==> inputs of 04-03 <==
## sd_card_top
module sd_card_top
#(
	parameter  SPI_LOW_SPEED_DIV = 248,          
	parameter  SPI_HIGH_SPEED_DIV = 0            
)
(
	input            clk,
	input            rst,
	output           SD_nCS,                     
	output           SD_DCLK,                    
	output           SD_MOSI,                    
	input            SD_MISO,                    
	output           sd_init_done,               
	input            sd_sec_read,                
	input[31:0]      sd_sec_read_addr,           
	output[7:0]      sd_sec_read_data,           
	output           sd_sec_read_data_valid,     
	output           sd_sec_read_end,            
	input            sd_sec_write,               
	input[31:0]      sd_sec_write_addr,          
	input[7:0]       sd_sec_write_data,          
	output           sd_sec_write_data_req,      
	output           sd_sec_write_end            
);
wire[15:0]           spi_clk_div;                
wire                 cmd_req;                    
wire                 cmd_req_ack;                
wire                 cmd_req_error;              
  ...
make LEC_CHECK=0 ABC_AREA=0 CAP_MARGIN=5 CORE_MARGIN=2 CORE_UTILIZATION=70 CTS_CLUSTER_DIAMETER=201 CTS_CLUSTER_SIZE=14 HOLD_SLACK_MARGIN=-0.09 SETUP_SLACK_MARGIN=0.37 SLEW_MARGIN=20 finish   # period 2.4 ns
run.sh (not shown) runs the stock make flow with config.mk's settings and CLKGATE_MAP_FILE=.
==> inputs of 01-28, as changes to 04-03 <==
==> flow/config.mk (replaced) <==
export PLATFORM = sky130hd
export DESIGN_NAME = sd_card_top
export DESIGN_NICKNAME = sd_card_top
export VERILOG_FILES = /design/flow/design.v
export SDC_FILE = /design/flow/constraint.sdc
export NUM_CORES = 4
export LEC_CHECK = 0
export CAP_MARGIN = 20
export CORE_MARGIN = 2
export CORE_UTILIZATION = 32
export CTS_CLUSTER_SIZE = 73
export PLACE_DENSITY_LB_ADDON = 0.22
export SETUP_SLACK_MARGIN = 0.65
export SLEW_MARGIN = 20
==> flow/constraint.sdc (replaced) <==
create_clock -name core_clock -period 4.18 [get_ports {clk}]
set_input_delay 0.8360 -clock core_clock [delete_from_list [all_inputs] [get_ports {clk}]]
set_output_delay 0.8360 -clock core_clock [all_outputs]
set_load 0.01 [all_outputs]
==> results <==
metric	04-03	01-28
Path depth of the worst reg2reg path	8	9
WP data arrival	2860 ps	3650 ps
Core utilization before placement	72.50%	32.56%
Slowest CP cell	sky130_fd_sc_hd__dfrtp_1	sky130_fd_sc_hd__nor3b_1
Portion of the clock cycle consumed by the worst path in the final layout	104.1%	77.65%
Outcome	finished with violations	no timing/DRC/antenna violations
Violated checks	negative setup slack	-
Tap Cells	176	390
Combined flip-flop and latch cell area	5060 µm²	5045 µm²
Fin Hold WS	375.7 ps	436.2 ps
Number of instances in the placed design	1,291	1,459
Switching power	1.436 mW	0.8881 mW
CP max FO	9	13
Register-to-register setup slack	-100 ps	930 ps
Overall track demand over capacity in global routing	41.74%	15.62%
Wire length of the first global-routing pass	47,950 µm	39,960 µm
Layer carrying the most global-route usage	met2	met1
Required time of the worst setup path	2770 ps	4580 ps
Non-filler instance count after layout	1,364	1,503
Core region area	13,350 µm²	29,720 µm²
Iteration-0 DRC count of the detailed router	1,989	516

==> trial 59 <==
Starting RTL as in the previous note.
make LEC_CHECK=0 ABC_AREA=0 CAP_MARGIN=40 CELL_PAD_IN_SITES_DETAIL_PLACEMENT=1 CELL_PAD_IN_SITES_GLOBAL_PLACEMENT=1 CORE_ASPECT_RATIO=1.35 CORE_MARGIN=2 CORE_UTILIZATION=44 CTS_CLUSTER_DIAMETER=274 CTS_CLUSTER_SIZE=16 GPL_ROUTABILITY_DRIVEN=0 GPL_TIMING_DRIVEN=0 MAX_ROUTING_LAYER=met4 MIN_ROUTING_LAYER=met1 PLACE_DENSITY_LB_ADDON=0.09 SETUP_SLACK_MARGIN=0.01 SLEW_MARGIN=0 TNS_END_PERCENT=70 finish   # period 4.31 ns
==> build 54: changes against trial 59 <==
- ABC_AREA: 0 -> not set
- CAP_MARGIN: 40 -> 20
- CELL_PAD_IN_SITES_DETAIL_PLACEMENT: 1 -> not set
- CELL_PAD_IN_SITES_GLOBAL_PLACEMENT: 1 -> not set
- CORE_ASPECT_RATIO: 1.35 -> not set
- CORE_UTILIZATION: 44 -> 16
- CTS_CLUSTER_DIAMETER: 274 -> not set
- CTS_CLUSTER_SIZE: 16 -> not set
- GPL_ROUTABILITY_DRIVEN: 0 -> not set
- GPL_TIMING_DRIVEN: 0 -> not set
- MAX_ROUTING_LAYER: met4 -> not set
- MIN_ROUTING_LAYER: met1 -> not set
- PLACE_DENSITY_LB_ADDON: 0.09 -> not set
- SETUP_SLACK_MARGIN: 0.01 -> not set
- SLEW_MARGIN: 0 -> 20
- TNS_END_PERCENT: 70 -> not set
==> flow/constraint.sdc (replaced) <==
create_clock -name core_clock -period 5.65 [get_ports {clk}]
set_input_delay 1.1300 -clock core_clock [delete_from_list [all_inputs] [get_ports {clk}]]
set_output_delay 1.1300 -clock core_clock [all_outputs]
set_load 0.01 [all_outputs]
==> trial 55: changes against trial 59 <==
- ABC_AREA: 0 -> not set
- CAP_MARGIN: 40 -> 20
- CELL_PAD_IN_SITES_DETAIL_PLACEMENT: 1 -> not set
- CELL_PAD_IN_SITES_GLOBAL_PLACEMENT: 1 -> not set
- CORE_ASPECT_RATIO: 1.35 -> not set
- CORE_UTILIZATION: 44 -> 66
- CTS_CLUSTER_DIAMETER: 274 -> not set
- CTS_CLUSTER_SIZE: 16 -> 15
- GPL_ROUTABILITY_DRIVEN: 0 -> not set
- GPL_TIMING_DRIVEN: 0 -> not set
- MAX_ROUTING_LAYER: met4 -> not set
- MIN_ROUTING_LAYER: met1 -> not set
- PLACE_DENSITY_LB_ADDON: 0.09 -> not set
- SETUP_SLACK_MARGIN: 0.01 -> not set
- SLEW_MARGIN: 0 -> 20
- TNS_END_PERCENT: 70 -> not set
==> flow/constraint.sdc (replaced) <==
create_clock -name core_clock -period 2.24 [get_ports {clk}]
set_input_delay 0.4480 -clock core_clock [delete_from_list [all_inputs] [get_ports {clk}]]
set_output_delay 0.4480 -clock core_clock [all_outputs]
set_load 0.01 [all_outputs]
==> build 19: changes against trial 59 <==
- ABC_AREA: 0 -> 1
- CAP_MARGIN: 40 -> 20
- CELL_PAD_IN_SITES_DETAIL_PLACEMENT: 1 -> not set
- CELL_PAD_IN_SITES_GLOBAL_PLACEMENT: 1 -> not set
- CORE_ASPECT_RATIO: 1.35 -> not set
- CORE_UTILIZATION: 44 -> 72
- CTS_CLUSTER_DIAMETER: 274 -> not set
- CTS_CLUSTER_SIZE: 16 -> not set
- GPL_ROUTABILITY_DRIVEN: 0 -> not set
- GPL_TIMING_DRIVEN: 0 -> not set
- MAX_ROUTING_LAYER: met4 -> not set
- MIN_ROUTING_LAYER: met1 -> not set
- PLACE_DENSITY: not set -> 0.39
- PLACE_DENSITY_LB_ADDON: 0.09 -> not set
- SETUP_SLACK_MARGIN: 0.01 -> -0.04
- SLEW_MARGIN: 0 -> 20
- TNS_END_PERCENT: 70 -> not set
==> flow/constraint.sdc (replaced) <==
create_clock -name core_clock -period 2.26 [get_ports {clk}]
set_input_delay 0.4520 -clock core_clock [delete_from_list [all_inputs] [get_ports {clk}]]
set_output_delay 0.4520 -clock core_clock [all_outputs]
set_load 0.01 [all_outputs]
==> notes <==
Build 54 finished with timing, DRC and antenna clean. Trial 59 went through all stages and came out clean. Build 19 completed without violations. Trial 55 finished but failed the layout checks on negative setup slack.
The highest first-iteration DRC count belongs to build 19, the lowest to trial 59.
Against trial 59, the maximum frequency of build 54 is smaller by about 11%.
Sequential power: build 19 > trial 55 > trial 59 > build 54.
Routed wire length: trial 55 is larger than build 19 (5.6%).
Sequential share of layout area: trial 55 < build 54 < build 19 < trial 59.
In trial 59 the clock skew is lower than in trial 55, by 0.0041 ns.
==> figures <==
                                                                    build 19        build 54                  trial 55        trial 59
Number of global-route vias before repair                               8650            7591                      8263            8505
Run status                                                    finished clean  finished clean  finished with violations  finished clean
Reasons for failing layout checks                                          -               -      negative setup slack               -
Fraction of power spent switching nets                                 22.4%           21.5%                     21.8%           21.8%
Number of buffers added by the clock tree synthesis step                  21              23                        22              16
Reported clock group power                                         0.00373 W       0.00151 W                 0.00367 W       0.00143 W
Post-synthesis cell count from yosys                                    1192            1021                      1021            1021
Combinational fraction of the cell area                                34.8%           35.3%                     36.2%           37.2%
Tot GR Track Use                                                       35.7%           8.18%                     34.0%           24.7%
Hold_ws                                                             0.447 ns        0.425 ns                  0.257 ns        0.385 ns
Period Utilization, post-route                                         94.8%           65.0%                      106%           75.7%
Layout Cell Area excl Fill                                         11800 µm²       12200 µm²                 12400 µm²       11600 µm²
Maximum number of pins on one net before global-route repair              81             108                        74              38
Number of fill cells                                                     666            6585                       751            2549
Power and IR drop assume default switching activity.
